`run.sh`:
```
#!/bin/bash
# the make line also repeats each setting of config.mk as NAME=value (left out here)
make -C /OpenROAD-flow-scripts/flow DESIGN_CONFIG=/design/flow/config.mk WORK_HOME=/design/flow/orfs CLKGATE_MAP_FILE= finish
```
`config.mk`:
```
export PLATFORM = sky130hd
export DESIGN_NAME = WaveGenerator
export DESIGN_NICKNAME = WaveGenerator
export VERILOG_FILES = /design/flow/design.v
export SDC_FILE = /design/flow/constraint.sdc
export NUM_CORES = 4
export LEC_CHECK = 0
export ABC_AREA = 1
export CAP_MARGIN = 5
export CORE_ASPECT_RATIO = 0.9
export CORE_MARGIN = 2
export CORE_UTILIZATION = 72
export CTS_CLUSTER_DIAMETER = 218
export CTS_CLUSTER_SIZE = 37
export PLACE_DENSITY = 0.64
export SETUP_SLACK_MARGIN = 0.85
export SLEW_MARGIN = 20
```
`constraint.sdc`:
```
create_clock -name core_clock -period 3.32 [get_ports {clk}]
set_input_delay 0.6640 -clock core_clock [delete_from_list [all_inputs] [get_ports {clk}]]
set_output_delay 0.6640 -clock core_clock [all_outputs]
set_load 0.01 [all_outputs]
```
`design.v`:
```
module NCO #(N = 32)(
  input clk,                  
  input rst,                  
  input [N-1:0] ctrl,         
  output reg [15:0] sin_out   
);
reg [N-1:0] phase;
always @(posedge clk) begin
  if (rst)
    phase <= {N{1'b0}};
  else
    phase <= phase + ctrl;
end
reg [5:0] sin_lut_sel;
reg [15:0] sin_lut_val;
always @(*) begin
  sin_lut_sel <= phase[N-2] ? ~(phase[N-3:N-8]-1'b1) : phase[N-3:N-8];
  if (phase[N-2] & ~|phase[N-3:N-8]) begin
    sin_out <= phase[N-1] ? 16'b10000000_00000001 : 16'b01111111_11111111;
  end else begin
    sin_out <= phase[N-1] ? (~sin_lut_val+1'b1) : sin_lut_val;    
  end
  case(sin_lut_sel)
    6'h00 : sin_lut_val <= 16'h0000;
    6'h01 : sin_lut_val <= 16'h0324;
    6'h02 : sin_lut_val <= 16'h0648;
    6'h03 : sin_lut_val <= 16'h096A;
    6'h04 : sin_lut_val <= 16'h0C8C;
    6'h05 : sin_lut_val <= 16'h0FAB;
    6'h06 : sin_lut_val <= 16'h12C8;
    6'h07 : sin_lut_val <= 16'h15E2;
    6'h08 : sin_lut_val <= 16'h18F9;
    6'h09 : sin_lut_val <= 16'h1C0B;
    6'h0A : sin_lut_val <= 16'h1F1A;
    6'h0B : sin_lut_val <= 16'h2223;
    6'h0C : sin_lut_val <= 16'h2528;
    6'h0D : sin_lut_val <= 16'h2826;
    6'h0E : sin_lut_val <= 16'h2B1F;
    6'h0F : sin_lut_val <= 16'h2E11;
    6'h10 : sin_lut_val <= 16'h30FB;
    6'h11 : sin_lut_val <= 16'h33DF;
    6'h12 : sin_lut_val <= 16'h36BA;
    6'h13 : sin_lut_val <= 16'h398C;
    6'h14 : sin_lut_val <= 16'h3C56;
    6'h15 : sin_lut_val <= 16'h3F17;
    6'h16 : sin_lut_val <= 16'h41CE;
    6'h17 : sin_lut_val <= 16'h447A;
    6'h18 : sin_lut_val <= 16'h471C;
    6'h19 : sin_lut_val <= 16'h49B4;
    6'h1A : sin_lut_val <= 16'h4C3F;
    6'h1B : sin_lut_val <= 16'h4EBF;
    6'h1C : sin_lut_val <= 16'h5133;
    6'h1D : sin_lut_val <= 16'h539B;
    6'h1E : sin_lut_val <= 16'h55F5;
    6'h1F : sin_lut_val <= 16'h5842;
    6'h20 : sin_lut_val <= 16'h5A82;
    6'h21 : sin_lut_val <= 16'h5CB3;
    6'h22 : sin_lut_val <= 16'h5ED7;
    6'h23 : sin_lut_val <= 16'h60EB;
    6'h24 : sin_lut_val <= 16'h62F1;
    6'h25 : sin_lut_val <= 16'h64E8;
    6'h26 : sin_lut_val <= 16'h66CF;
    6'h27 : sin_lut_val <= 16'h68A6;
    6'h28 : sin_lut_val <= 16'h6A6D;
    6'h29 : sin_lut_val <= 16'h6C23;
    6'h2A : sin_lut_val <= 16'h6DC9;
    6'h2B : sin_lut_val <= 16'h6F5E;
    6'h2C : sin_lut_val <= 16'h70E2;
    6'h2D : sin_lut_val <= 16'h7254;
    6'h2E : sin_lut_val <= 16'h73B5;
    6'h2F : sin_lut_val <= 16'h7504;
    6'h30 : sin_lut_val <= 16'h7641;
    6'h31 : sin_lut_val <= 16'h776B;
    6'h32 : sin_lut_val <= 16'h7884;
    6'h33 : sin_lut_val <= 16'h7989;
    6'h34 : sin_lut_val <= 16'h7A7C;
    6'h35 : sin_lut_val <= 16'h7B5C;
    6'h36 : sin_lut_val <= 16'h7C29;
    6'h37 : sin_lut_val <= 16'h7CE3;
    6'h38 : sin_lut_val <= 16'h7D89;
    6'h39 : sin_lut_val <= 16'h7E1D;
    6'h3A : sin_lut_val <= 16'h7E9C;
    6'h3B : sin_lut_val <= 16'h7F09;
    6'h3C : sin_lut_val <= 16'h7F61;
    6'h3D : sin_lut_val <= 16'h7FA6;
    6'h3E : sin_lut_val <= 16'h7FD8;
    6'h3F : sin_lut_val <= 16'h7FF5;
  endcase
end
endmodule
module Chirp #(N = 32)(
  input clk,
  input rst,
  input [7:0] delay,           
  input reverse,               
  input [N-1:0] min_ctrl,      
  input [N-1:0] max_ctrl,      
  input [N-1:0] inc_rate,      
  input [N-1:0] div_rate,      
  output reg nco_reset,        
  output reg [N-1:0] nco_ctrl  
);
wire [N-1:0] stt_ctrl;
wire [N-1:0] end_ctrl;
wire end_flag;
assign stt_ctrl = reverse ? max_ctrl : min_ctrl;
assign end_ctrl = reverse ? min_ctrl : max_ctrl;
assign end_flag = reverse ? (nco_ctrl <= end_ctrl) : (nco_ctrl >= end_ctrl);
reg [N-1:0] rate_count;
reg [7:0] delay_count;
always @(posedge clk) begin
  if (rst) begin
    rate_count <= {N{1'b0}};
    delay_count <= 4'b0;
    nco_reset <= 1'b1;
    nco_ctrl <= {N{1'b0}};
  end else begin
    if (end_flag) begin
      nco_ctrl <= stt_ctrl;
      rate_count <= rate_count + 1'b1;
    end else if (rate_count >= div_rate) begin
      nco_ctrl <= reverse ? nco_ctrl - inc_rate : nco_ctrl + inc_rate;
      rate_count <= {N{1'b0}};
    end else
      rate_count <= rate_count + 1'b1;
    if (end_flag) begin
      if (delay_count >= delay)
        delay_count <= 8'b0;
      else
        delay_count <= delay_count + 1'b1;
    end
    nco_reset <= |delay_count;
  end
end
endmodule
module WaveGenerator #(N = 32, M = 16)(
  input clk,
  input rst,
  input chirp_reverse,             
  input [7:0] chirp_delay,         
  input [N-1:0] chirp_min_ctrl,    
  input [N-1:0] chirp_max_ctrl,    
  input [N-1:0] chirp_inc_rate,    
  input [N-1:0] chirp_div_rate,    
  output reg [M-1:0] waveform     
);
reg nco_reset;
reg [N-1:0] nco_ctrl;
wire chirp_nco_reset;
wire [N-1:0] chirp_nco_ctrl;
wire [15:0] sin_out;
always @(posedge clk) begin
  nco_ctrl <= chirp_nco_ctrl;
  nco_reset <= chirp_nco_reset;
  waveform <= sin_out;
end
NCO #(.N(N)) NCO0 (
  .clk     ( clk       ),  
  .rst     ( nco_reset ),  
  .ctrl    ( nco_ctrl  ),  
  .sin_out ( sin_out   )  
);
Chirp #(.N(N)) Chirp0 (
  .clk       ( clk             ),  
  .rst       ( rst             ),  
  .delay     ( chirp_delay     ),  
  .reverse   ( chirp_reverse   ),  
  .min_ctrl  ( chirp_min_ctrl  ),  
  .max_ctrl  ( chirp_max_ctrl  ),  
  .inc_rate  ( chirp_inc_rate  ),  
  .div_rate  ( chirp_div_rate  ),  
  .nco_reset ( chirp_nco_reset ),  
  .nco_ctrl  ( chirp_nco_ctrl  )   
);
endmodule
```
==> metrics.cfg, run 1 <==
[outcome]
status=stopped before the end
haltStage=clock tree synthesis
error=[ERROR DPL-0033] detailed placement checks failed during check placement.

[placement]
placed_area_um2=17300
gp_congestion=1.09
port_buffers=154
hpwl_um=37700

[yosys]
synthAoiAreaFrac_pct=16.0
yosys_cells=2233
syn-num-nets=2529
ys.warnings.count=3
synthTopLogicFamily=simple AND/OR/NAND/NOR gates
ys_sh_mux_pct=0
synthTopCellsByArea=dfxtp_1, nand2_1, ha_1
netlist_instances=2233
synthAdderAreaFrac_pct=14.2
netlist.area_leader.share_pct=22.1
numSynthFlops=154
xor_share_pct=5.27
syn_area_um2=14000
synth_cell_types=50
yosysChipArea_um2=14000
top_cells_by_count=nand2_1, inv_1, nor2_1, o21ai_0, a21oi_1
ys.flop_type=dfxtp_1
simple_gate_share_pct=33.0
avgSynthCellArea_um2=6.25
top_area_cell=dfxtp_1
async_flop_share_pct=0
edf_count=0
yosysMostFrequentCell=nand2_1
yosysSeqAreaShare_pct=22.1

[floorplan]
pin_count=155
fp_util_pct=73.1
rows=48
dieArea_um2=20500
dieHeight_um=136
core_um2=19100
dieWidth_um=151

## stage by stage
step           hold slack [ns]  setup slack, ns  instances  setup TNS, ns
2_1_floorplan            0.310           0.0121       2233              0
3_5_place_dp             0.364            -1.13       2749         -22.10
3_3_place_gp             0.357           -0.896       2749         -14.85
==> run 2, diff against run 1 <==
- ABC_AREA: 1 -> unset
- CAP_MARGIN: 5 -> 20
- CORE_ASPECT_RATIO: 0.9 -> unset
- CORE_UTILIZATION: 72 -> 64
- CTS_CLUSTER_DIAMETER: 218 -> unset
- CTS_CLUSTER_SIZE: 37 -> unset
- PLACE_DENSITY: 0.64 -> unset
- SETUP_SLACK_MARGIN: 0.85 -> -0.37
- clock period: 3.32 -> 5.37 ns (I/O delays scaled with it)
==> run 2 against run 1 <==
- now clean on timing, DRC and antenna
- die size increased by 8.2%
- area after synthesis decreased by 3.6%
- synthesized cell count decreased by 24%
==> metrics.cfg, run 2 <==
[outcome]
status=finished clean  ; was stopped before the end

[floorplan]
dieHeight_um=149  ; was 136 µm
rows=53  ; was 48
core_um2=20800  ; was 19,100 µm²
dieArea_um2=22200  ; was 20,500 µm²
fp_util_pct=64.6  ; was 73.1%
dieWidth_um=149  ; was 151 µm
pin_count=155  ; unchanged

[pwr]
p_sw_share_pct=40.6
power.share.clock_pct=22.0
powerDensity_nw_per_um2=319
p_total_w=0.00507
power.group.top=combinational cells
p_seq_w=0.00143
internal_power_w=0.00301
power.leakage_nw=6.86
switching_power_w=0.00206
pwr-share-comb_pct=49.8
vdd_ir_drop_max_uv=210
comb_power_w=0.00253
pwr-share-seq_pct=28.2
pg_clk_w=0.00112

[clocking]
ctsResizeCount=0
numCtsBuffers=17
htree_levels=4
clk_pin_slew_worst_paths_ns=0.07
cts_hold_buf=0
cts_tree=built
cts_setup_buffers=0
cts.sinks=154
clockRootBuffer=clkbuf_16
clk_latency_ns=0.44
clock_path_buffers=2

[worst_setup_path]
worstSetupEndpoint=Chirp0.nco_ctrl[21]$_SDFFE_PP0P_
rr_worst_depth=15
crit_arrival_ns=5.39
cpPeakStageDelay_ns=0.71
crit_path_start_kind=input port
r2r-start=NCO0.phase[24]$_SDFF_PP0_
critical_path_class=in -> reg
cp_max_fo=4
slowest_stage=a2111oi_0
cp_top_family=AND-OR/OR-AND gates
cp_cell_sequence=clkdlybuf4s50_1 -> or4_1 -> nor3_1 -> nand3_1 -> nor2_1 -> nor2_1 -> xnor2_1 -> ha_1 -> or2_2 -> a21oi_1 -> a211oi_1 -> a311o_1 -> a2111oi_0 -> o31ai_1 -> a21oi_1 -> xnor2_1 -> a41o_1
required_ns=5.70
cp.depth=17
cp-end-kind=register
reg2reg_to=waveform[9]$_DFF_P_
startpoint=chirp_inc_rate[9]
path_buffers=1
reg2reg_slack_ns=0.72

[sta]
skew_ns=0.0140
finalHoldViolCount=0
maxSlewViolCount=0
worstMarginPinSlew_ns=1.02
period_needed_ns=5.06
finalSetupViolCount=0
final.setup.tns_ns=0
period_used_pct=94.2
hold_ws_ns=0.330
worst_slack_ns=0.310
clock.fmax_mhz=198
slew_headroom_pct=31.2

[worst_hold_path]
hold_class=reg -> reg
hold_start=Chirp0.nco_reset$_SDFF_PP1_
hold_depth=0
holdPathEnd=nco_reset$_DFF_P_

[yosys]
simple_gate_share_pct=19.3  ; was 33.0%
yosysChipArea_um2=13500  ; was 14,000 µm²
synthAoiAreaFrac_pct=24.4  ; was 16.0%
ys.warnings.count=3  ; unchanged
numSynthFlops=154  ; unchanged
ys_sh_mux_pct=5.40  ; was 0%
syn_area_um2=13500  ; was 14,000 µm²
synthTopLogicFamily=AND-OR/OR-AND gates  ; was simple AND/OR/NAND/NOR gates
ys.flop_type=dfxtp_1  ; unchanged
top_cells_by_count=nor2_1, ha_1, dfxtp_1, nand2_1, a21oi_1  ; was nand2_1, inv_1, nor2_1, o21ai_0, a21oi_1
top_area_cell=dfxtp_1  ; unchanged
syn-num-nets=1982  ; was 2,529
synth_cell_types=86  ; was 50
yosysSeqAreaShare_pct=22.9  ; was 22.1%
netlist.area_leader.share_pct=22.9  ; was 22.1%
avgSynthCellArea_um2=7.98  ; was 6.25 µm²
synthTopCellsByArea=dfxtp_1, ha_1, mux2i_1  ; was dfxtp_1, nand2_1, ha_1
edf_count=0  ; unchanged
netlist_instances=1686  ; was 2,233
async_flop_share_pct=0  ; unchanged
yosys_cells=1686  ; was 2,233
synthAdderAreaFrac_pct=14.7  ; was 14.2%
yosysMostFrequentCell=nor2_1  ; was nand2_1
xor_share_pct=7.79  ; was 5.27%

[route]
via_count=13100
routedWlPerCell_um=16.5
drt-initial-drc-count=854
wl_um=35000
drtPass1Iterations=7
route.detailed.drc=0
ant_nets=0
antenna-diode-count=0
via_per_inst=6.20

[global_routing]
grt_pass1_wl_um=57200
grt_start_max_net_pins=53
grtUsageTotal_pct=31.2
grt.overflow.total=0
antenna_found_initial=0
first_global_vias=12200

[final_layout]
final_area_um2=15900
n_fill_cell=1613
logic_area_um2=9670
fin_nets=2124
syn2layout_area_growth_pct=18.3
flop_area_um2=3080

[placement]
placed_area_um2=15300  ; was 17,300 µm²
hpwl_um=26600  ; was 37,700 µm
port_buffers=154  ; unchanged
gp_congestion=0.941  ; was 1.09
pre_cts_ws_ns=-0.0928  ; was -1.13 ns

[run]
cap_violations=0
warnings=41

run 2: area by class of cell:
class,count,share of cell area [%]
multi-input combinational,1361,60.7
sequential,154,19.4
timing repair buffer,200,12.1
clock buffer,19,2.72
inverter,94,2.22
tap,275,2.16
clock inverter,13,0.723
run 2: layer usage:
layer | global-route usage [%] | part of all wire (%) | vias to the layer above
li1 | - | - | 6473
met1 | 40.3 | 44 | 6044
met2 | 53.2 | 47 | 515
met3 | 4.01 | 5.8 | 93
met4 | 11.8 | 3.2 | 0
met5 | 0 | 0 | -
run 2: metrics by stage:
step	util, %	instances
2_1_floorplan	-	1686
6_report	76.5	2116
3_5_place_dp	73.7	2083
3_3_place_gp	73.7	2083
4_1_cts	76.3	2115
5_1_grt	76.5	2116
==> run 3, diff against run 2 <==
- CORE_UTILIZATION: 64 -> 60
- SETUP_SLACK_MARGIN: -0.37 -> unset
- clock period: 5.37 -> 4.88 ns (I/O delays scaled with it)
==> run 3 against run 2 <==
- still clean on timing, DRC and antenna
- clock skew is essentially flat
- combinational power grew 17%
- cell count grew 3.8%
- critical endpoint unchanged
- largest cell class unchanged
- highest routed layer unchanged
==> metrics.cfg, run 3 <==
[floorplan]
fp_util_pct=61.5  ; was 64.6%
dieWidth_um=154  ; was 149 µm
core_um2=21900  ; was 20,800 µm²
rows=54  ; was 53
pin_count=155  ; unchanged
dieHeight_um=154  ; was 149 µm
dieArea_um2=23600  ; was 22,200 µm²

[worst_hold_path]
hold_start=Chirp0.nco_reset$_SDFF_PP1_  ; unchanged
holdPathEnd=nco_reset$_DFF_P_  ; unchanged
hold_class=reg -> reg  ; unchanged
hold_depth=0  ; unchanged

[pwr]
comb_power_w=0.00297  ; was 0.00253 W
switching_power_w=0.00239  ; was 0.00206 W
vdd_ir_drop_max_uv=236  ; was 210 µV
pwr-share-seq_pct=26.7  ; was 28.2%
power.group.top=combinational cells  ; unchanged
pwr-share-comb_pct=50.2  ; was 49.8%
power.share.clock_pct=23.1  ; was 22.0%
powerDensity_nw_per_um2=354  ; was 319 nW/µm²
pg_clk_w=0.00137  ; was 0.00112 W
power.leakage_nw=7.30  ; was 6.86 nW
p_seq_w=0.00158  ; was 0.00143 W
internal_power_w=0.00353  ; was 0.00301 W
p_sw_share_pct=40.4  ; was 40.6%

[yosys]
netlist.area_leader.share_pct=22.9  ; unchanged
ys.flop_type=dfxtp_1  ; unchanged
netlist_instances=1686  ; unchanged
synthAoiAreaFrac_pct=24.4  ; unchanged
numSynthFlops=154  ; unchanged
edf_count=0  ; unchanged
ys.warnings.count=3  ; unchanged
yosysChipArea_um2=13500  ; unchanged
synthAdderAreaFrac_pct=14.7  ; unchanged
synthTopCellsByArea=dfxtp_1, ha_1, mux2i_1  ; unchanged
async_flop_share_pct=0  ; unchanged
yosysMostFrequentCell=nor2_1  ; unchanged
top_cells_by_count=nor2_1, ha_1, dfxtp_1, nand2_1, a21oi_1  ; unchanged
syn-num-nets=1982  ; unchanged
simple_gate_share_pct=19.3  ; unchanged
xor_share_pct=7.79  ; unchanged
avgSynthCellArea_um2=7.98  ; unchanged
syn_area_um2=13500  ; unchanged
ys_sh_mux_pct=5.40  ; unchanged
yosys_cells=1686  ; unchanged
synth_cell_types=86  ; unchanged
top_area_cell=dfxtp_1  ; unchanged
synthTopLogicFamily=AND-OR/OR-AND gates  ; unchanged
yosysSeqAreaShare_pct=22.9  ; unchanged

[clocking]
cts_hold_buf=0  ; unchanged
cts_tree=built  ; unchanged
clk_latency_ns=0.44  ; about the same
clock_path_buffers=2  ; unchanged
clockRootBuffer=clkbuf_16  ; unchanged
cts.sinks=154  ; unchanged
clk_pin_slew_worst_paths_ns=0.08  ; was 0.07 ns
htree_levels=4  ; unchanged
numCtsBuffers=17  ; unchanged

[route]
ant_nets=0  ; unchanged
drt-initial-drc-count=836  ; was 854
route.detailed.drc=0  ; unchanged
antenna-diode-count=0  ; unchanged
routedWlPerCell_um=16.5  ; about the same
wl_um=36300  ; was 35,000 µm
via_count=13300  ; was 13,100
via_per_inst=6.07  ; was 6.20
drtPass1Iterations=5  ; was 7

[sta]
period_used_pct=96.4  ; was 94.2%
worstMarginPinSlew_ns=0.894  ; was 1.02 ns
slew_headroom_pct=40.3  ; was 31.2%
finalHoldViolCount=0  ; unchanged
finalSetupViolCount=0  ; unchanged
worst_slack_ns=0.174  ; was 0.310 ns
clock.fmax_mhz=212
maxSlewViolCount=0  ; unchanged
period_needed_ns=4.71
final.setup.tns_ns=0  ; unchanged
skew_ns=0.0144  ; was 0.0140 ns

[placement]
pre_cts_ws_ns=-0.293  ; was -0.0928 ns
hpwl_um=27900  ; was 26,600 µm
gp_congestion=0.948  ; was 0.941
placed_area_um2=15900  ; was 15,300 µm²
dp.cells=2162  ; was 2,083
port_buffers=154  ; unchanged

[worst_setup_path]
critical_path_class=in -> reg  ; unchanged
crit_path_start_kind=input port  ; unchanged
slowest_stage=or4_4  ; was a2111oi_0
required_ns=5.21  ; was 5.70 ns
startpoint=chirp_inc_rate[9]  ; unchanged
reg2reg_slack_ns=0.56  ; was 0.72 ns
worstSetupEndpoint=Chirp0.nco_ctrl[21]$_SDFFE_PP0P_  ; unchanged
cp_top_family=AND-OR/OR-AND gates  ; unchanged
cpPeakStageDelay_ns=0.56  ; was 0.71 ns
rr_worst_depth=15  ; unchanged
cp.depth=18  ; was 17
crit_arrival_ns=5.04  ; was 5.39 ns
cp_max_fo=4  ; unchanged
cp-end-kind=register  ; unchanged
r2r-start=NCO0.phase[25]$_SDFF_PP0_  ; was NCO0.phase[24]$_SDFF_PP0_
cp_cell_sequence=clkdlybuf4s50_1 -> or4_4 -> nor3_4 -> nand3_2 -> nor2_1 -> nor2_1 -> xnor2_1 -> ha_1 -> or2_2 -> a21oi_1 -> a211oi_1 -> a311o_1 -> a2111oi_4 -> buf_4 -> o31ai_1 -> a21oi_1 -> xnor2_1 -> a41o_1  ; was clkdlybuf4s50_1 -> or4_1 -> nor3_1 -> nand3_1 -> nor2_1 -> nor2_1 -> xnor2_1 -> ha_1 -> or2_2 -> a21oi_1 -> a211oi_1 -> a311o_1 -> a2111oi_0 -> o31ai_1 -> a21oi_1 -> xnor2_1 -> a41o_1
reg2reg_to=waveform[11]$_DFF_P_  ; was waveform[9]$_DFF_P_
path_buffers=2  ; was 1

[global_routing]
grt_util_met1_pct=37.8  ; was 40.3%
antenna_found_initial=0  ; unchanged
first_global_vias=12600  ; was 12,200
grtUsageTotal_pct=29.6  ; was 31.2%
grt.overflow.total=0  ; unchanged
grt_start_max_net_pins=39  ; was 53
grt_pass1_wl_um=58800  ; was 57,200 µm
grtUsageMet2_pct=50.6  ; was 53.2%
grt_util_met3_pct=4.37  ; was 4.01%
grt_busiest_layer=met2  ; unchanged

[outcome]
status=finished clean  ; unchanged

[run]
cap_violations=0  ; unchanged
warnings=41  ; unchanged

[final_layout]
final_area_um2=16700  ; was 15,900 µm²
syn2layout_area_growth_pct=24.1  ; was 18.3%
fin_nets=2199  ; was 2,124
n_fill_cell=1672  ; was 1,613
final_cells=2196  ; was 2,116

-- run 3: area by class of cell --
type                       instances  area [µm²]  share of cell area [%]
inverter                          94         353                    2.11
clock inverter                    15         200                    1.20
multi-input combinational       1361        9760                    58.4
timing repair buffer             275        2530                    15.1
clock buffer                      17         425                    2.55
tap                              280         350                    2.10
sequential                       154        3080                    18.5
-- run 3: routing by layer --
metal / vias to the layer above / wire, µm
met1: 6126 / 15900
li1: 6634 / -
met3: 102 / 2010
met5: - / 0
met2: 470 / 17100
met4: 0 / 1260
-- run 3: what timing repair did --
| item | 4_1_cts | 5_1_grt |
|---|---|---|
| setup buffers | 0 | 1 |
| resized | 0 | 22 |
| endpoints found under the hold margin | 0 | 0 |
| setup endpoints to repair | 0 | 9 |
-- run 3: through the flow --
step / hold slack [ns] / power [W] / util (%)
after global routing: 0.351 / 0.00628 / 76.3
after detailed placement: 0.321 / 0.00447 / 72.8
final: 0.334 / 0.00592 / 76.3
after CTS: 0.339 / 0.00585 / 75.7
after floorplan: 0.310 / 0.00355 / -
after global placement: 0.311 / 0.00440 / 72.8
==> run 4, diff against run 3 <==
- ABC_AREA: unset -> 0
- CELL_PAD_IN_SITES_DETAIL_PLACEMENT: unset -> 1
- CORE_UTILIZATION: 60 -> 40
- CTS_CLUSTER_DIAMETER: unset -> 159
- GPL_TIMING_DRIVEN: unset -> 0
- MIN_ROUTING_LAYER: unset -> met2
- SETUP_SLACK_MARGIN: unset -> 1.45
- SLEW_MARGIN: 20 -> 35
- TNS_END_PERCENT: unset -> 95
- clock period: 4.88 -> 6.0 ns (I/O delays scaled with it)
==> run 4 against run 3 <==
- still clean on timing, DRC and antenna
- routed wire length up 45%
- largest cell class unchanged
- critical path type is now reg -> reg
- final area is 6.2% higher
- first-iteration DRC count went up to 4.4 times the previous value
- sequential share of layout area is 1.1 points lower
==> metrics.cfg, run 4 <==
[route]
drt-initial-drc-count=3718  ; was 836
antenna-diode-count=0  ; unchanged
routedWlPerCell_um=22.2  ; was 16.5 µm
via_per_inst=8.17  ; was 6.07
ant_nets=0  ; unchanged
via_count=19400  ; was 13,300
drtPass1Iterations=14  ; was 5
route.detailed.drc=0  ; unchanged
wl_um=52700  ; was 36,300 µm

[worst_setup_path]
cp-end-kind=register  ; unchanged
cp_cell_sequence=buf_6 -> buf_8 -> clkinvlp_4 -> ha_4 -> nand2_1 -> o21ai_4 -> ha_2 -> nor2b_1 -> o311a_1 -> a211oi_2 -> mux2i_1 -> a211oi_2 -> nor2_2 -> ha_1 -> inv_1 -> a211oi_2 -> and4_1 -> buf_2 -> a211o_1 -> o311a_1  ; was clkdlybuf4s50_1 -> or4_4 -> nor3_4 -> nand3_2 -> nor2_1 -> nor2_1 -> xnor2_1 -> ha_1 -> or2_2 -> a21oi_1 -> a211oi_1 -> a311o_1 -> a2111oi_4 -> buf_4 -> o31ai_1 -> a21oi_1 -> xnor2_1 -> a41o_1
crit_path_start_kind=register  ; was input port
reg2reg_to=waveform[10]$_DFF_P_  ; was waveform[11]$_DFF_P_
r2r-start=NCO0.phase[24]$_SDFF_PP0_  ; was NCO0.phase[25]$_SDFF_PP0_
required_ns=6.33  ; was 5.21 ns
cpPeakStageDelay_ns=0.45  ; was 0.56 ns
crit_arrival_ns=4.89  ; was 5.04 ns
rr_worst_depth=20  ; was 15
path_buffers=5  ; was 2
slowest_stage=a211oi_2  ; was or4_4
critical_path_class=reg -> reg  ; was in -> reg
cp_top_family=AND-OR/OR-AND gates  ; unchanged
reg2reg_slack_ns=1.44  ; was 0.56 ns
startpoint=NCO0.phase[24]$_SDFF_PP0_  ; was chirp_inc_rate[9]
cp_max_fo=10  ; was 4
crit_path_frequent_cell=a211oi_2
worstSetupEndpoint=waveform[10]$_DFF_P_  ; was Chirp0.nco_ctrl[21]$_SDFFE_PP0P_
cp.depth=20  ; was 18

[floorplan]
fp_util_pct=40.3  ; was 61.5%
core_um2=33400  ; was 21,900 µm²
rows=67  ; was 54
dieArea_um2=35100  ; was 23,600 µm²
dieHeight_um=187  ; was 154 µm
dieWidth_um=187  ; was 154 µm
pin_count=155  ; unchanged

[pwr]
pg_clk_w=0.00126  ; was 0.00137 W
p_seq_w=0.00130  ; was 0.00158 W
switching_power_w=0.00230  ; was 0.00239 W
p_total_w=0.00544  ; was 0.00592 W
comb_power_w=0.00289  ; was 0.00297 W
pwr-share-seq_pct=23.8  ; was 26.7%
power.group.top=combinational cells  ; unchanged
powerDensity_nw_per_um2=307  ; was 354 nW/µm²
p_sw_share_pct=42.2  ; was 40.4%
power.leakage_nw=7.47  ; was 7.30 nW
power.share.clock_pct=23.1  ; about the same
internal_power_w=0.00315  ; was 0.00353 W
pwr-share-comb_pct=53.1  ; was 50.2%
vdd_ir_drop_max_uv=202  ; was 236 µV

[final_layout]
syn2layout_area_growth_pct=31.8  ; was 24.1%
fin_nets=2215  ; was 2,199
n_fill_cell=3978  ; was 1,672
logic_area_um2=10400  ; was 9760 µm²
flop_area_um2=3090  ; was 3080 µm²

[placement]
port_buffers=154  ; unchanged
gp_congestion=0.962  ; was 0.948
hpwl_um=38200  ; was 27,900 µm

[clocking]
clockRootBuffer=clkbuf_16  ; unchanged
htree_levels=4  ; unchanged
cts_tree=built  ; unchanged
clock_path_buffers=2  ; unchanged
cts.sinks=154  ; unchanged
cts_hold_buf=0  ; unchanged
clk_latency_ns=0.46  ; was 0.44 ns
numCtsBuffers=17  ; unchanged
clk_pin_slew_worst_paths_ns=0.06  ; was 0.08 ns

[yosys]
synthTopCellsByArea=dfxtp_1, ha_1, mux2i_1  ; unchanged
yosys_cells=1686  ; unchanged
synthAdderAreaFrac_pct=14.7  ; unchanged
avgSynthCellArea_um2=7.98  ; unchanged
xor_share_pct=7.79  ; unchanged
netlist.area_leader.share_pct=22.9  ; unchanged
ys_sh_mux_pct=5.40  ; unchanged
top_area_cell=dfxtp_1  ; unchanged
synth_cell_types=86  ; unchanged
syn_area_um2=13500  ; unchanged
async_flop_share_pct=0  ; unchanged
yosysMostFrequentCell=nor2_1  ; unchanged
edf_count=0  ; unchanged
yosysSeqAreaShare_pct=22.9  ; unchanged
ys.flop_type=dfxtp_1  ; unchanged
yosysChipArea_um2=13500  ; unchanged
synthAoiAreaFrac_pct=24.4  ; unchanged
synthTopLogicFamily=AND-OR/OR-AND gates  ; unchanged
syn-num-nets=1982  ; unchanged
top_cells_by_count=nor2_1, ha_1, dfxtp_1, nand2_1, a21oi_1  ; unchanged
netlist_instances=1686  ; unchanged
numSynthFlops=154  ; unchanged
ys.warnings.count=3  ; unchanged
simple_gate_share_pct=19.3  ; unchanged

[global_routing]
grt_busiest_layer=met3  ; was met2
first_global_vias=21700  ; was 12,600
grtUsageMet2_pct=55.1  ; was 50.6%
grt_util_met1_pct=0  ; was 37.8%
grt.overflow.total=0  ; unchanged
antenna_found_initial=0  ; unchanged
grt_start_max_net_pins=17  ; was 39
grt_util_met3_pct=55.6  ; was 4.37%
grt_pass1_wl_um=80500  ; was 58,800 µm
grtUsageTotal_pct=43.9  ; was 29.6%

[run]
cap_violations=0  ; unchanged
warnings=42  ; was 41

[sta]
hold_ws_ns=0.328  ; was 0.334 ns
skew_ns=0.0128  ; was 0.0144 ns
finalSetupViolCount=0  ; unchanged
finalHoldViolCount=0  ; unchanged
period_used_pct=76.0  ; was 96.4%
maxSlewViolCount=0  ; unchanged
worstMarginPinSlew_ns=0.956  ; was 0.894 ns
slew_headroom_pct=36.2  ; was 40.3%
rsz0062_at_grt=yes
clock.fmax_mhz=219
period_needed_ns=4.56

[worst_hold_path]
hold_depth=0  ; unchanged
hold_start=Chirp0.nco_reset$_SDFF_PP1_  ; unchanged
hold_class=reg -> reg  ; unchanged
holdPathEnd=nco_reset$_DFF_P_  ; unchanged

[outcome]
status=finished clean  ; unchanged

[run 4: area by class of cell]
class	count	area share, %
Tap cell	448	3.16
Clock inverter	13	1.21
Multi-Input combinational cell	1361	58.7
Inverter	94	2.06
Sequential cell	154	17.4
Timing Repair Buffer	214	11.3
Buffer	77	3.61
Clock buffer	19	2.50
[run 4: layer usage]
layer  vias up  wire length (µm)
met5         -               413
met4        18              5410
met3       705             20600
met2      5543             26300
met1      6588                 0
li1       6580                 -
[run 4: what timing repair did]
item | CTS | global route
pin swaps | 61 | 47
resized | 178 | 83
endpoints found under the setup margin | 87 | 79
setup buffers | 43 | 15
gates cloned | 2 | 0
[run 4: per-stage QoR]
stage	setup slack [ns]	instances	TNS [ns]	area (µm²)	utilization (%)
finish	1.44	2380	0	17700	53.2
global route	1.37	2380	0	17700	53.2
CTS	1.43	2365	0	17400	52.2
detailed placement	-0.516	2288	-28.80	15600	46.9
global placement	-0.821	2288	-47.39	15600	46.9
floorplan	1.44	1686	0	13500	-
==> run 5, diff against run 4 <==
- ABC_AREA: 0 -> 1
- CELL_PAD_IN_SITES_DETAIL_PLACEMENT: 1 -> unset
- CORE_UTILIZATION: 40 -> 72
- CTS_CLUSTER_DIAMETER: 159 -> unset
- GPL_TIMING_DRIVEN: 0 -> unset
- MIN_ROUTING_LAYER: met2 -> unset
- PLACE_DENSITY: unset -> 0.42
- SETUP_SLACK_MARGIN: 1.45 -> unset
- SLEW_MARGIN: 35 -> 20
- TNS_END_PERCENT: 95 -> 20
- clock period: 6.0 -> 3.74 ns (I/O delays scaled with it)
==> run 5 against run 4 <==
- die size is 42% lower
- synthesized cell count is 32% higher
- the flow now stops in global routing
- area after synthesis is 3.7% higher
==> metrics.cfg, run 5 <==
[yosys]
top_area_cell=dfxtp_1  ; unchanged
top_cells_by_count=nand2_1, inv_1, nor2_1, o21ai_0, a21oi_1  ; was nor2_1, ha_1, dfxtp_1, nand2_1, a21oi_1
syn_area_um2=14000  ; was 13,500 µm²
synthAdderAreaFrac_pct=14.2  ; was 14.7%
synthAoiAreaFrac_pct=16.0  ; was 24.4%
numSynthFlops=154  ; unchanged
synth_cell_types=50  ; was 86
xor_share_pct=5.27  ; was 7.79%
netlist.area_leader.share_pct=22.1  ; was 22.9%
async_flop_share_pct=0  ; unchanged
yosysChipArea_um2=14000  ; was 13,500 µm²
syn-num-nets=2529  ; was 1,982
synthTopCellsByArea=dfxtp_1, nand2_1, ha_1  ; was dfxtp_1, ha_1, mux2i_1
yosys_cells=2233  ; was 1,686
ys.flop_type=dfxtp_1  ; unchanged
yosysMostFrequentCell=nand2_1  ; was nor2_1
netlist_instances=2233  ; was 1,686
edf_count=0  ; unchanged
synthTopLogicFamily=simple AND/OR/NAND/NOR gates  ; was AND-OR/OR-AND gates
yosysSeqAreaShare_pct=22.1  ; was 22.9%
simple_gate_share_pct=33.0  ; was 19.3%
ys_sh_mux_pct=0  ; was 5.40%
ys.warnings.count=3  ; unchanged
avgSynthCellArea_um2=6.25  ; was 7.98 µm²

[clocking]
cts.sinks=154  ; unchanged
cts_hold_buf=0  ; unchanged
numCtsBuffers=17  ; unchanged
clock_path_buffers=2  ; unchanged
htree_levels=4  ; unchanged
clockRootBuffer=clkbuf_16  ; unchanged

[floorplan]
dieArea_um2=20500  ; was 35,100 µm²
dieHeight_um=143  ; was 187 µm
dieWidth_um=143  ; was 187 µm
pin_count=155  ; unchanged
core_um2=18800  ; was 33,400 µm²
fp_util_pct=74.1  ; was 40.3%
rows=50  ; was 67

[placement]
hpwl_um=34700  ; was 38,200 µm
dp.cells=2739  ; was 2,288
gp_congestion=1.05  ; was 0.962
port_buffers=154  ; unchanged
pre_cts_ws_ns=-1.05  ; was -0.516 ns

[outcome]
status=stopped before the end  ; was finished clean
error=[ERROR GRT-0116] Global routing finished with congestion. Check the congestion regions in the DRC Viewer.
haltStage=global routing

[global_routing]
grt.overflow.total=2
grtUsageTotal_pct=73.7

run 5: metrics by stage:
step | utilization [%] | cell area (µm²) | total power (W) | hold WS [ns]
CTS | 93.1 | 17500 | 0.0102 | 0.390
detailed placement | 88.7 | 16700 | 0.00799 | 0.369
global placement | 88.7 | 16700 | 0.00768 | 0.368
floorplan | - | 14000 | 0.00601 | 0.310
run 5: metal layers:
| layer | overflow | global-route usage (%) |
|---|---|---|
| met4 | 1 | 73.7 |
| met1 | 0 | 72.5 |
| met2 | 1 | 93.0 |
| met3 | 0 | 57.0 |
| met5 | 0 | 21.1 |
run 5: what timing repair did:
action,CTS
pin swaps,31
endpoints found under the setup margin,19
resized,62
gates cloned,0
buffers inserted,15
==> run 6, diff against run 5 <==
- PLACE_DENSITY: 0.42 -> 0.4
- clock period: 3.74 -> 3.62 ns (I/O delays scaled with it)
==> run 6 against run 5 <==
- the flow again stops in global routing
- die size unchanged
- synthesized cell count did not move
- area after synthesis stayed put
==> metrics.cfg, run 6 <==
[outcome]
status=stopped before the end  ; unchanged
haltStage=global routing  ; unchanged
error=[ERROR GRT-0116] Global routing finished with congestion. Check the congestion regions in the DRC Viewer.  ; unchanged

[yosys]
ys.flop_type=dfxtp_1  ; unchanged
edf_count=0  ; unchanged
yosysChipArea_um2=14000  ; unchanged
yosys_cells=2233  ; unchanged
ys.warnings.count=3  ; unchanged
avgSynthCellArea_um2=6.25  ; unchanged
synthAdderAreaFrac_pct=14.2  ; unchanged
top_cells_by_count=nand2_1, inv_1, nor2_1, o21ai_0, a21oi_1  ; unchanged
ys_sh_mux_pct=0  ; unchanged
netlist.area_leader.share_pct=22.1  ; unchanged
synthAoiAreaFrac_pct=16.0  ; unchanged
synthTopLogicFamily=simple AND/OR/NAND/NOR gates  ; unchanged
async_flop_share_pct=0  ; unchanged
xor_share_pct=5.27  ; unchanged
yosysSeqAreaShare_pct=22.1  ; unchanged
netlist_instances=2233  ; unchanged
simple_gate_share_pct=33.0  ; unchanged
top_area_cell=dfxtp_1  ; unchanged
syn_area_um2=14000  ; unchanged
numSynthFlops=154  ; unchanged
synthTopCellsByArea=dfxtp_1, nand2_1, ha_1  ; unchanged
yosysMostFrequentCell=nand2_1  ; unchanged
synth_cell_types=50  ; unchanged
syn-num-nets=2529  ; unchanged

[floorplan]
fp_util_pct=74.1  ; unchanged
dieWidth_um=143  ; unchanged
rows=50  ; unchanged
core_um2=18800  ; unchanged
dieArea_um2=20500  ; unchanged
dieHeight_um=143  ; unchanged
pin_count=155  ; unchanged

[clocking]
cts_hold_buf=0  ; unchanged
clock_path_buffers=2  ; unchanged
htree_levels=4  ; unchanged
clockRootBuffer=clkbuf_16  ; unchanged
numCtsBuffers=17  ; unchanged
cts.sinks=154  ; unchanged

[global_routing]
grt.overflow.total=29
grtUsageTotal_pct=68.8

[placement]
placed_area_um2=16700  ; about the same
dp.cells=2736  ; was 2,739
hpwl_um=35100  ; was 34,700 µm
gp_congestion=1.23  ; was 1.05
port_buffers=154  ; unchanged

-- run 6: repair_timing --
action,CTS
pin swaps,32
gates resized,82
setup endpoints to repair,20
buffers inserted,13
-- run 6: layer usage --
metal	overflow	GRT usage, %
met5	0	17.5
met4	13	65.2
met3	0	49.0
met2	14	90.8
met1	2	68.5
-- run 6: metrics by stage --
step	hold slack, ns	setup WS [ns]	util (%)	power, W
after floorplan	0.310	0.00323	-	0.00621
after global placement	0.370	-0.714	88.7	0.00793
after detailed placement	0.369	-0.886	88.7	0.00824
after CTS	0.382	-0.0398	93.2	0.0104
==> run 7, diff against run 6 <==
- ABC_AREA: 1 -> unset
- CELL_PAD_IN_SITES_GLOBAL_PLACEMENT: unset -> 2
- CORE_UTILIZATION: 72 -> 41
- CTS_CLUSTER_DIAMETER: unset -> 371
- CTS_CLUSTER_SIZE: unset -> 98
- PLACE_DENSITY: 0.4 -> 0.83
- TNS_END_PERCENT: 20 -> unset
- clock period: 3.62 -> 6.0 ns (I/O delays scaled with it)
==> run 7 against run 6 <==
- now clean on timing, DRC and antenna
- area after synthesis shrank 3.6%
- die size up 67%
- synthesized cell count shrank 24%
==> metrics.cfg, run 7 <==
[worst_setup_path]
path_buffers=1
crit_path_start_kind=input port
critical_path_class=in -> reg
crit_path_frequent_cell=a31oi_1
worstSetupEndpoint=Chirp0.nco_ctrl[27]$_SDFFE_PP0P_
crit_arrival_ns=5.59
cp_max_fo=5
r2r-start=NCO0.phase[24]$_SDFF_PP0_
reg2reg_to=waveform[13]$_DFF_P_
rr_worst_depth=15
startpoint=chirp_inc_rate[9]
cpPeakStageDelay_ns=0.58
reg2reg_slack_ns=1.19
cp_top_family=AND-OR/OR-AND gates
cp_cell_sequence=clkdlybuf4s50_1 -> or4_1 -> nor3_1 -> nand3_1 -> nor2_1 -> a31oi_1 -> xnor2_1 -> ha_1 -> a21o_1 -> a31o_2 -> a221oi_1 -> a31oi_1 -> o31ai_1 -> a21boi_0 -> o311a_1 -> a211oi_1
required_ns=6.35
slowest_stage=or4_1
cp-end-kind=register
cp.depth=16

[clocking]
htree_levels=4  ; unchanged
cts_tree=built
clockRootBuffer=clkbuf_16  ; unchanged
clk_pin_slew_worst_paths_ns=0.07
ctsResizeCount=0  ; was 82
numCtsBuffers=17  ; unchanged
cts.sinks=154  ; unchanged
cts_setup_buffers=0  ; was 13
clk_latency_ns=0.44
cts_hold_buf=0  ; unchanged
clock_path_buffers=2  ; unchanged

[pwr]
powerDensity_nw_per_um2=288
pwr-share-comb_pct=48.8
internal_power_w=0.00275
comb_power_w=0.00227
p_sw_share_pct=40.8
power.group.top=combinational cells
p_total_w=0.00464
pwr-share-seq_pct=27.5
power.share.clock_pct=23.6
power.leakage_nw=6.85
pg_clk_w=0.00110
switching_power_w=0.00189
p_seq_w=0.00128
vdd_ir_drop_max_uv=207

[yosys]
synthTopCellsByArea=dfxtp_1, ha_1, mux2i_1  ; was dfxtp_1, nand2_1, ha_1
yosysChipArea_um2=13500  ; was 14,000 µm²
simple_gate_share_pct=19.3  ; was 33.0%
synthAoiAreaFrac_pct=24.4  ; was 16.0%
netlist_instances=1686  ; was 2,233
ys.flop_type=dfxtp_1  ; unchanged
synthTopLogicFamily=AND-OR/OR-AND gates  ; was simple AND/OR/NAND/NOR gates
synth_cell_types=86  ; was 50
top_cells_by_count=nor2_1, ha_1, dfxtp_1, nand2_1, a21oi_1  ; was nand2_1, inv_1, nor2_1, o21ai_0, a21oi_1
numSynthFlops=154  ; unchanged
edf_count=0  ; unchanged
netlist.area_leader.share_pct=22.9  ; was 22.1%
xor_share_pct=7.79  ; was 5.27%
synthAdderAreaFrac_pct=14.7  ; was 14.2%
top_area_cell=dfxtp_1  ; unchanged
syn_area_um2=13500  ; was 14,000 µm²
yosys_cells=1686  ; was 2,233
syn-num-nets=1982  ; was 2,529
ys_sh_mux_pct=5.40  ; was 0%
ys.warnings.count=3  ; unchanged
async_flop_share_pct=0  ; unchanged
yosysMostFrequentCell=nor2_1  ; was nand2_1
avgSynthCellArea_um2=7.98  ; was 6.25 µm²
yosysSeqAreaShare_pct=22.9  ; was 22.1%

[sta]
rsz0062_at_grt=no
final.setup.tns_ns=0
finalHoldViolCount=0
period_needed_ns=5.24
clock.fmax_mhz=191
finalSetupViolCount=0
slew_headroom_pct=37.5
hold_ws_ns=0.368
skew_ns=0.0132
worstMarginPinSlew_ns=0.922
period_used_pct=87.4
maxSlewViolCount=0

[final_layout]
n_fill_cell=3165
flop_area_um2=3080
postLayoutCoreUtil_pct=49.7
logic_area_um2=9670
fin_nets=2118
syn2layout_area_growth_pct=19.8

[global_routing]
grtUsageTotal_pct=22.6
grt.overflow.total=0
grt_util_met3_pct=2.42
grt_busiest_layer=met2
antenna_found_initial=0
grt_pass1_wl_um=61800
grt_util_met1_pct=31.8
grt_start_max_net_pins=57
first_global_vias=11900
grtUsageMet2_pct=36.7

[floorplan]
core_um2=32500  ; was 18,800 µm²
pin_count=155  ; unchanged
fp_util_pct=41.5  ; was 74.1%
rows=66  ; was 50
dieArea_um2=34300  ; was 20,500 µm²
dieHeight_um=185  ; was 143 µm
dieWidth_um=185  ; was 143 µm

[route]
via_count=12500
antenna-diode-count=0
routedWlPerCell_um=16.8
drt-initial-drc-count=737
ant_nets=0
route.detailed.drc=0
wl_um=38200
drtPass1Iterations=5
via_per_inst=5.51

[placement]
hpwl_um=29700  ; was 35,100 µm
port_buffers=154  ; unchanged
gp_congestion=0.858  ; was 1.23

[outcome]
status=finished clean  ; was stopped before the end

[worst_hold_path]
hold_start=Chirp0.nco_ctrl[0]$_SDFFE_PP0P_
hold_depth=0
holdPathEnd=nco_ctrl[0]$_DFF_P_
hold_class=reg -> reg

[run]
warnings=39
cap_violations=0

==> run 7: area by class of cell <==
| class | instances | area share [%] |
|---|---|---|
| Multi-Input combinational cell | 1361 | 60.0 |
| Sequential cell | 154 | 19.1 |
| Timing Repair Buffer | 194 | 11.6 |
| Tap cell | 442 | 3.43 |
| Clock buffer | 18 | 2.72 |
| Inverter | 94 | 2.19 |
| Clock inverter | 14 | 0.924 |
==> run 7: stage by stage <==
step | cell area [µm²] | setup slack [ns] | cells
2_1_floorplan | 13500 | 0.672 | 1686
3_5_place_dp | 15500 | 0.339 | 2245
5_1_grt | 16100 | 0.375 | 2277
4_1_cts | 16100 | 0.809 | 2277
3_3_place_gp | 15500 | 0.431 | 2245
6_report | 16100 | 0.757 | 2277
==> run 7: metal layers <==
metal	vias up	share of wire (%)
met5	-	0
met4	0	1.6
met3	36	3.5
met2	276	44
met1	5783	50
li1	6450	-
==> run 8, diff against run 7 <==
- CELL_PAD_IN_SITES_GLOBAL_PLACEMENT: 2 -> unset
- CORE_UTILIZATION: 41 -> 40
- CTS_CLUSTER_DIAMETER: 371 -> 298
- CTS_CLUSTER_SIZE: 98 -> 90
- MAX_ROUTING_LAYER: unset -> met4
- MIN_ROUTING_LAYER: unset -> met2
- PLACE_DENSITY: 0.83 -> unset
- SLEW_MARGIN: 20 -> 0
- TNS_END_PERCENT: unset -> 35
- clock period: 6.0 -> 6.02 ns (I/O delays scaled with it)
==> run 8 against run 7 <==
- sequential share of layout area grew 0.087 points
- highest routed layer unchanged
- worst setup slack lost 0.070 ns
- core utilization shrank 1.6 points
- register-to-register slack lost 0.48 ns
- still clean on timing, DRC and antenna
- critical path depth is the same
- routed wire length grew 1.2%
- cell count shrank 0.31%
- non-clock buffer count shrank 13
- critical endpoint unchanged
- hold slack lost 0.041 ns
- die size grew 2.4%
- first-iteration DRC count grew to 4.9 times the previous value
- clock power grew 5%
==> metrics.cfg, run 8 <==
[floorplan]
rows=67  ; was 66
core_um2=33400  ; was 32,500 µm²
pin_count=155  ; unchanged
dieArea_um2=35100  ; was 34,300 µm²
dieWidth_um=187  ; was 185 µm
dieHeight_um=187  ; was 185 µm
fp_util_pct=40.3  ; was 41.5%

[yosys]
ys_sh_mux_pct=5.40  ; unchanged
syn_area_um2=13500  ; unchanged
yosysMostFrequentCell=nor2_1  ; unchanged
synthAoiAreaFrac_pct=24.4  ; unchanged
ys.flop_type=dfxtp_1  ; unchanged
yosysChipArea_um2=13500  ; unchanged
netlist.area_leader.share_pct=22.9  ; unchanged
edf_count=0  ; unchanged
netlist_instances=1686  ; unchanged
avgSynthCellArea_um2=7.98  ; unchanged
yosysSeqAreaShare_pct=22.9  ; unchanged
yosys_cells=1686  ; unchanged
ys.warnings.count=3  ; unchanged
top_cells_by_count=nor2_1, ha_1, dfxtp_1, nand2_1, a21oi_1  ; unchanged
xor_share_pct=7.79  ; unchanged
synthAdderAreaFrac_pct=14.7  ; unchanged
syn-num-nets=1982  ; unchanged
top_area_cell=dfxtp_1  ; unchanged
async_flop_share_pct=0  ; unchanged
simple_gate_share_pct=19.3  ; unchanged
synthTopLogicFamily=AND-OR/OR-AND gates  ; unchanged
synth_cell_types=86  ; unchanged
synthTopCellsByArea=dfxtp_1, ha_1, mux2i_1  ; unchanged
numSynthFlops=154  ; unchanged

[global_routing]
grt_pass1_wl_um=62700  ; was 61,800 µm
grt.overflow.total=0  ; unchanged
grt_util_met3_pct=45.6  ; was 2.42%
grt_start_max_net_pins=63  ; was 57
first_global_vias=18600  ; was 11,900
grt_util_met1_pct=0  ; was 31.8%
grtUsageMet2_pct=40.0  ; was 36.7%
grtUsageTotal_pct=34.7  ; was 22.6%
antenna_found_initial=0  ; unchanged
grt_busiest_layer=met3  ; was met2

[placement]
pre_cts_ws_ns=0.393  ; was 0.339 ns
gp_congestion=1.06  ; was 0.858
placed_area_um2=15400  ; was 15,500 µm²
port_buffers=154  ; unchanged
hpwl_um=28400  ; was 29,700 µm

[clocking]
ctsResizeCount=0  ; unchanged
numCtsBuffers=17  ; unchanged
cts_hold_buf=0  ; unchanged
cts.sinks=154  ; unchanged
clk_pin_slew_worst_paths_ns=0.06  ; was 0.07 ns
clk_latency_ns=0.44  ; about the same
cts_tree=built  ; unchanged
htree_levels=4  ; unchanged
clockRootBuffer=clkbuf_16  ; unchanged
clock_path_buffers=2  ; unchanged
cts_setup_buffers=0  ; unchanged

[route]
ant_nets=0  ; unchanged
wl_um=38700  ; was 38,200 µm
drt-initial-drc-count=3614  ; was 737
via_per_inst=7.88  ; was 5.51
antenna-diode-count=0  ; unchanged
route.detailed.drc=0  ; unchanged
via_count=17900  ; was 12,500
routedWlPerCell_um=17.1  ; was 16.8 µm
drtPass1Iterations=32  ; was 5

[sta]
maxSlewViolCount=0  ; unchanged
period_used_pct=88.6  ; was 87.4%
worstMarginPinSlew_ns=1.01  ; was 0.922 ns
slew_headroom_pct=32.4  ; was 37.5%
period_needed_ns=5.33
rsz0062_at_grt=no  ; unchanged
worst_slack_ns=0.687  ; was 0.757 ns
finalSetupViolCount=0  ; unchanged
finalHoldViolCount=0  ; unchanged
skew_ns=0.0175  ; was 0.0132 ns
final.setup.tns_ns=0  ; unchanged
clock.fmax_mhz=188

[pwr]
power.group.top=combinational cells  ; unchanged
p_seq_w=0.00130  ; was 0.00128 W
comb_power_w=0.00228  ; was 0.00227 W
vdd_ir_drop_max_uv=191  ; was 207 µV
power.share.clock_pct=24.6  ; was 23.6%
pwr-share-seq_pct=27.4  ; was 27.5%
pg_clk_w=0.00116  ; was 0.00110 W
power.leakage_nw=6.79  ; was 6.85 nW
pwr-share-comb_pct=48.1  ; was 48.8%
internal_power_w=0.00282  ; was 0.00275 W
switching_power_w=0.00192  ; was 0.00189 W
powerDensity_nw_per_um2=295  ; was 288 nW/µm²
p_sw_share_pct=40.4  ; was 40.8%

[final_layout]
syn2layout_area_growth_pct=19.2  ; was 19.8%
n_fill_cell=3329  ; was 3,165
final_area_um2=16000  ; was 16,100 µm²
fin_nets=2105  ; was 2,118

[worst_setup_path]
path_buffers=1  ; unchanged
cp_top_family=AND-OR/OR-AND gates  ; unchanged
crit_path_start_kind=input port  ; unchanged
reg2reg_slack_ns=0.71  ; was 1.19 ns
critical_path_class=in -> reg  ; unchanged
worstSetupEndpoint=Chirp0.nco_ctrl[27]$_SDFFE_PP0P_  ; unchanged
cp_cell_sequence=clkdlybuf4s50_1 -> or4_1 -> nor3_1 -> nand3_1 -> nor2_1 -> a31oi_1 -> xnor2_1 -> ha_1 -> a21o_1 -> a31o_2 -> a221oi_1 -> a31oi_1 -> o31ai_1 -> a21boi_0 -> o311a_1 -> a211oi_1  ; unchanged
crit_arrival_ns=5.68  ; was 5.59 ns
reg2reg_to=waveform[11]$_DFF_P_  ; was waveform[13]$_DFF_P_
slowest_stage=or4_1  ; unchanged
required_ns=6.37  ; was 6.35 ns
startpoint=chirp_inc_rate[9]  ; unchanged
cpPeakStageDelay_ns=0.60  ; was 0.58 ns
rr_worst_depth=17  ; was 15
cp_max_fo=5  ; unchanged
r2r-start=NCO0.phase[25]$_SDFF_PP0_  ; was NCO0.phase[24]$_SDFF_PP0_
cp-end-kind=register  ; unchanged
crit_path_frequent_cell=a31oi_1  ; unchanged
cp.depth=16  ; unchanged

[worst_hold_path]
hold_class=reg -> reg  ; unchanged
hold_start=Chirp0.nco_reset$_SDFF_PP1_  ; was Chirp0.nco_ctrl[0]$_SDFFE_PP0P_
holdPathEnd=nco_reset$_DFF_P_  ; was nco_ctrl[0]$_DFF_P_
hold_depth=0  ; unchanged

[outcome]
status=finished clean  ; unchanged

[run]
warnings=39  ; unchanged
cap_violations=0  ; unchanged

## run 8: final cells by class
cell class | instances | area, µm² | area share (%)
multi-input combinational | 1361 | 9670 | 60.2
sequential | 154 | 3080 | 19.2
timing repair buffer | 181 | 1750 | 10.9
tap | 448 | 561 | 3.49
clock buffer | 20 | 467 | 2.91
inverter | 94 | 353 | 2.20
clock inverter | 12 | 164 | 1.02
## run 8: metal layers
metal / vias to the layer above / share of wire, %
met4: 0 / 8.5
li1: 6360 / -
met2: 4647 / 50
met1: 6365 / 0
met3: 522 / 42
met5: - / 0
## run 8: through the flow
stage                     power (W)  util (%)  hold WS, ns  std cells
after global placement      0.00345      46.2        0.314       2238
after detailed placement    0.00348      46.2        0.314       2238
final                       0.00474      48.1        0.327       2270
after global routing        0.00506      48.1        0.334       2270
after floorplan             0.00288         -        0.310       1686
after CTS                   0.00464      48.1        0.329       2270
==> run 9, diff against run 8 <==
- CAP_MARGIN: 20 -> 0
- CORE_UTILIZATION: 40 -> 65
- CTS_CLUSTER_DIAMETER: 298 -> unset
- MAX_ROUTING_LAYER: met4 -> unset
- MIN_ROUTING_LAYER: met2 -> unset
- SETUP_SLACK_MARGIN: unset -> 0.83
- SLEW_MARGIN: 0 -> 20
- TNS_END_PERCENT: 35 -> unset
- clock period: 6.02 -> 4.21 ns (I/O delays scaled with it)
==> run 9 against run 8 <==
- die size shrank 38%
- area after synthesis is the same
- synthesized cell count is the same
- the flow now stops in global routing
==> metrics.cfg, run 9 <==
[yosys]
netlist_instances=1686  ; unchanged
avgSynthCellArea_um2=7.98  ; unchanged
yosysChipArea_um2=13500  ; unchanged
yosysSeqAreaShare_pct=22.9  ; unchanged
ys.flop_type=dfxtp_1  ; unchanged
synthTopLogicFamily=AND-OR/OR-AND gates  ; unchanged
async_flop_share_pct=0  ; unchanged
top_cells_by_count=nor2_1, ha_1, dfxtp_1, nand2_1, a21oi_1  ; unchanged
xor_share_pct=7.79  ; unchanged
synthAdderAreaFrac_pct=14.7  ; unchanged
simple_gate_share_pct=19.3  ; unchanged
ys_sh_mux_pct=5.40  ; unchanged
synthTopCellsByArea=dfxtp_1, ha_1, mux2i_1  ; unchanged
syn-num-nets=1982  ; unchanged
yosys_cells=1686  ; unchanged
ys.warnings.count=3  ; unchanged
numSynthFlops=154  ; unchanged
edf_count=0  ; unchanged
top_area_cell=dfxtp_1  ; unchanged
syn_area_um2=13500  ; unchanged
synthAoiAreaFrac_pct=24.4  ; unchanged
synth_cell_types=86  ; unchanged
yosysMostFrequentCell=nor2_1  ; unchanged
netlist.area_leader.share_pct=22.9  ; unchanged

[placement]
gp_congestion=0.961  ; was 1.06
pre_cts_ws_ns=-0.649  ; was 0.393 ns
port_buffers=154  ; unchanged
hpwl_um=29800  ; was 28,400 µm

[floorplan]
dieArea_um2=21900  ; was 35,100 µm²
core_um2=20300  ; was 33,400 µm²
dieWidth_um=148  ; was 187 µm
rows=52  ; was 67
pin_count=155  ; unchanged
fp_util_pct=66.3  ; was 40.3%
dieHeight_um=148  ; was 187 µm

[clocking]
numCtsBuffers=17  ; unchanged
cts_hold_buf=0  ; unchanged
htree_levels=4  ; unchanged
clockRootBuffer=clkbuf_16  ; unchanged
clock_path_buffers=2  ; unchanged
cts.sinks=154  ; unchanged

[outcome]
error=[ERROR DPL-0038] Utilization greater than 100%, impossible to legalize
haltStage=global routing
status=stopped before the end  ; was finished clean

[run 9: per-stage QoR]
| stage | instances | TNS (ns) | total power (W) | instance area, µm² | util, % |
|---|---|---|---|---|---|
| after global placement | 2193 | -4.77 | 0.00534 | 16800 | 82.6 |
| after CTS | 2289 | 0 | 0.00743 | 18600 | 91.6 |
| after detailed placement | 2193 | -6.73 | 0.00545 | 16800 | 82.6 |
| after floorplan | 1686 | 0 | 0.00433 | 14200 | - |
[run 9: repair_timing]
action,CTS
setup endpoints to repair,84
pin swaps,114
gates cloned,8
resized,169
setup buffers,56
==> run 10, diff against run 9 <==
- ABC_AREA: unset -> 1
- CAP_MARGIN: 0 -> 20
- CELL_PAD_IN_SITES_DETAIL_PLACEMENT: unset -> 1
- CORE_UTILIZATION: 65 -> 37
- CTS_CLUSTER_DIAMETER: unset -> 159
- CTS_CLUSTER_SIZE: 90 -> unset
- GPL_TIMING_DRIVEN: unset -> 0
- HOLD_SLACK_MARGIN: unset -> -0.07
- MIN_ROUTING_LAYER: unset -> met2
- SETUP_SLACK_MARGIN: 0.83 -> 0.37
- SLEW_MARGIN: 20 -> 35
- TNS_END_PERCENT: unset -> 35
- clock period: 4.21 -> 6.0 ns (I/O delays scaled with it)
==> run 10 against run 9 <==
- now clean on timing, DRC and antenna
- die size grew 80%
- synthesized cell count grew 32%
- area after synthesis grew 3.7%
==> metrics.cfg, run 10 <==
[worst_setup_path]
worstSetupEndpoint=Chirp0.rate_count[19]$_SDFF_PP0_
cp_top_family=buffers and inverters
cp-end-kind=register
crit_path_frequent_cell=nand2_1
critical_path_class=in -> reg
cp_cell_sequence=clkbuf_1 -> inv_1 -> clkbuf_1 -> buf_1 -> nand2_1 -> o21ai_0 -> ha_1 -> a21oi_1 -> o21ai_0 -> nand2_1 -> a21oi_1 -> nor2_1 -> nand3_1 -> nand2_1 -> nand3_2 -> nand2_4 -> buf_2 -> nor2_1
rr_worst_depth=20
path_buffers=5
r2r-start=NCO0.phase[24]$_SDFF_PP0_
cp.depth=18
required_ns=6.34
startpoint=chirp_reverse
cp_max_fo=10
cpPeakStageDelay_ns=0.64
reg2reg_slack_ns=1.56
crit_arrival_ns=5.84
crit_path_start_kind=input port
reg2reg_to=waveform[12]$_DFF_P_
slowest_stage=buf_1

[yosys]
synthTopCellsByArea=dfxtp_1, nand2_1, ha_1  ; was dfxtp_1, ha_1, mux2i_1
top_cells_by_count=nand2_1, inv_1, nor2_1, o21ai_0, a21oi_1  ; was nor2_1, ha_1, dfxtp_1, nand2_1, a21oi_1
ys.warnings.count=3  ; unchanged
yosys_cells=2233  ; was 1,686
simple_gate_share_pct=33.0  ; was 19.3%
edf_count=0  ; unchanged
syn_area_um2=14000  ; was 13,500 µm²
xor_share_pct=5.27  ; was 7.79%
netlist_instances=2233  ; was 1,686
netlist.area_leader.share_pct=22.1  ; was 22.9%
avgSynthCellArea_um2=6.25  ; was 7.98 µm²
ys_sh_mux_pct=0  ; was 5.40%
yosysChipArea_um2=14000  ; was 13,500 µm²
synthTopLogicFamily=simple AND/OR/NAND/NOR gates  ; was AND-OR/OR-AND gates
yosysMostFrequentCell=nand2_1  ; was nor2_1
ys.flop_type=dfxtp_1  ; unchanged
async_flop_share_pct=0  ; unchanged
top_area_cell=dfxtp_1  ; unchanged
numSynthFlops=154  ; unchanged
synthAoiAreaFrac_pct=16.0  ; was 24.4%
synth_cell_types=50  ; was 86
syn-num-nets=2529  ; was 1,982
synthAdderAreaFrac_pct=14.2  ; was 14.7%
yosysSeqAreaShare_pct=22.1  ; was 22.9%

[floorplan]
dieHeight_um=198  ; was 148 µm
core_um2=37400  ; was 20,300 µm²
rows=71  ; was 52
dieWidth_um=198  ; was 148 µm
pin_count=155  ; unchanged
dieArea_um2=39300  ; was 21,900 µm²
fp_util_pct=37.3  ; was 66.3%

[global_routing]
first_global_vias=24200
grt_util_met1_pct=0
grt_start_max_net_pins=17
grt_pass1_wl_um=87000
antenna_found_initial=0
grtUsageTotal_pct=43.5
grt.overflow.total=0
grt_util_met3_pct=52.2
grt_busiest_layer=met2
grtUsageMet2_pct=53.7

[pwr]
switching_power_w=0.00319
pwr-share-comb_pct=59.8
power.leakage_nw=8.17
p_seq_w=0.00143
p_sw_share_pct=51.6
vdd_ir_drop_max_uv=214
comb_power_w=0.00369
power.share.clock_pct=17.1
internal_power_w=0.00299
powerDensity_nw_per_um2=370
pwr-share-seq_pct=23.2
pg_clk_w=0.00106
power.group.top=combinational cells

[clocking]
clock_path_buffers=2  ; unchanged
clk_latency_ns=0.46
numCtsBuffers=17  ; unchanged
htree_levels=4  ; unchanged
cts.sinks=154  ; unchanged
cts_tree=built
clk_pin_slew_worst_paths_ns=0.08
clockRootBuffer=clkbuf_16  ; unchanged

[worst_hold_path]
hold_depth=0
holdPathEnd=nco_reset$_DFF_P_
hold_class=reg -> reg
hold_start=Chirp0.nco_reset$_SDFF_PP1_

[sta]
period_needed_ns=5.49
hold_ws_ns=0.387
skew_ns=0.0129
period_used_pct=91.6
finalSetupViolCount=0
finalHoldViolCount=0
worstMarginPinSlew_ns=0.946
clock.fmax_mhz=182
rsz0062_at_grt=yes
slew_headroom_pct=37.0
final.setup.tns_ns=0
maxSlewViolCount=0

[route]
via_count=22100
route.detailed.drc=0
ant_nets=0
wl_um=55900
drtPass1Iterations=9
drt-initial-drc-count=4393
via_per_inst=7.53
routedWlPerCell_um=19.1

[placement]
hpwl_um=44100  ; was 29,800 µm
dp.cells=2896  ; was 2,193
port_buffers=152  ; was 154
gp_congestion=1.17  ; was 0.961

[outcome]
status=finished clean  ; was stopped before the end

[run]
warnings=40
cap_violations=0

[final_layout]
flop_area_um2=3080
n_fill_cell=4967
final_cells=2930
logic_area_um2=9580
postLayoutCoreUtil_pct=44.6
syn2layout_area_growth_pct=19.6
fin_nets=2700

## run 10: cell type report
cell class              count  area share, %
multi-input cells        1750           57.4
flip-flops and latches    154           18.5
repair buffers            152           9.11
inverters                 271           6.12
well taps                 511           3.83
clock buffers              18           2.57
plain buffers              58           1.79
clock inverters            14          0.675
diodes                      2         0.0300
## run 10: routing by layer
layer / part of all wire [%] / up-vias
met3: 37 / 839
li1: - / 7623
met1: 0 / 7627
met4: 12 / 20
met2: 49 / 5946
met5: 0.81 / -
## run 10: timing repair
action | in CTS | in global routing
setup buffers | 0 | 0
setup endpoints to repair | 30 | 53
hold buffers | 0 | 0
gates resized | 2 | 11
## run 10: metrics by stage
| step | setup slack (ns) | total power (W) | instance area (µm²) |
|---|---|---|---|
| floorplan | 1.83 | 0.00375 | 14000 |
| global placement | -0.0603 | 0.00476 | 16100 |
| detailed placement | -0.221 | 0.00490 | 16100 |
| CTS | 0.419 | 0.00596 | 16700 |
| global route | 0.363 | 0.00664 | 16700 |
| finish | 0.506 | 0.00618 | 16700 |
No activity file was given, so power comes from the tool's default toggle rates.
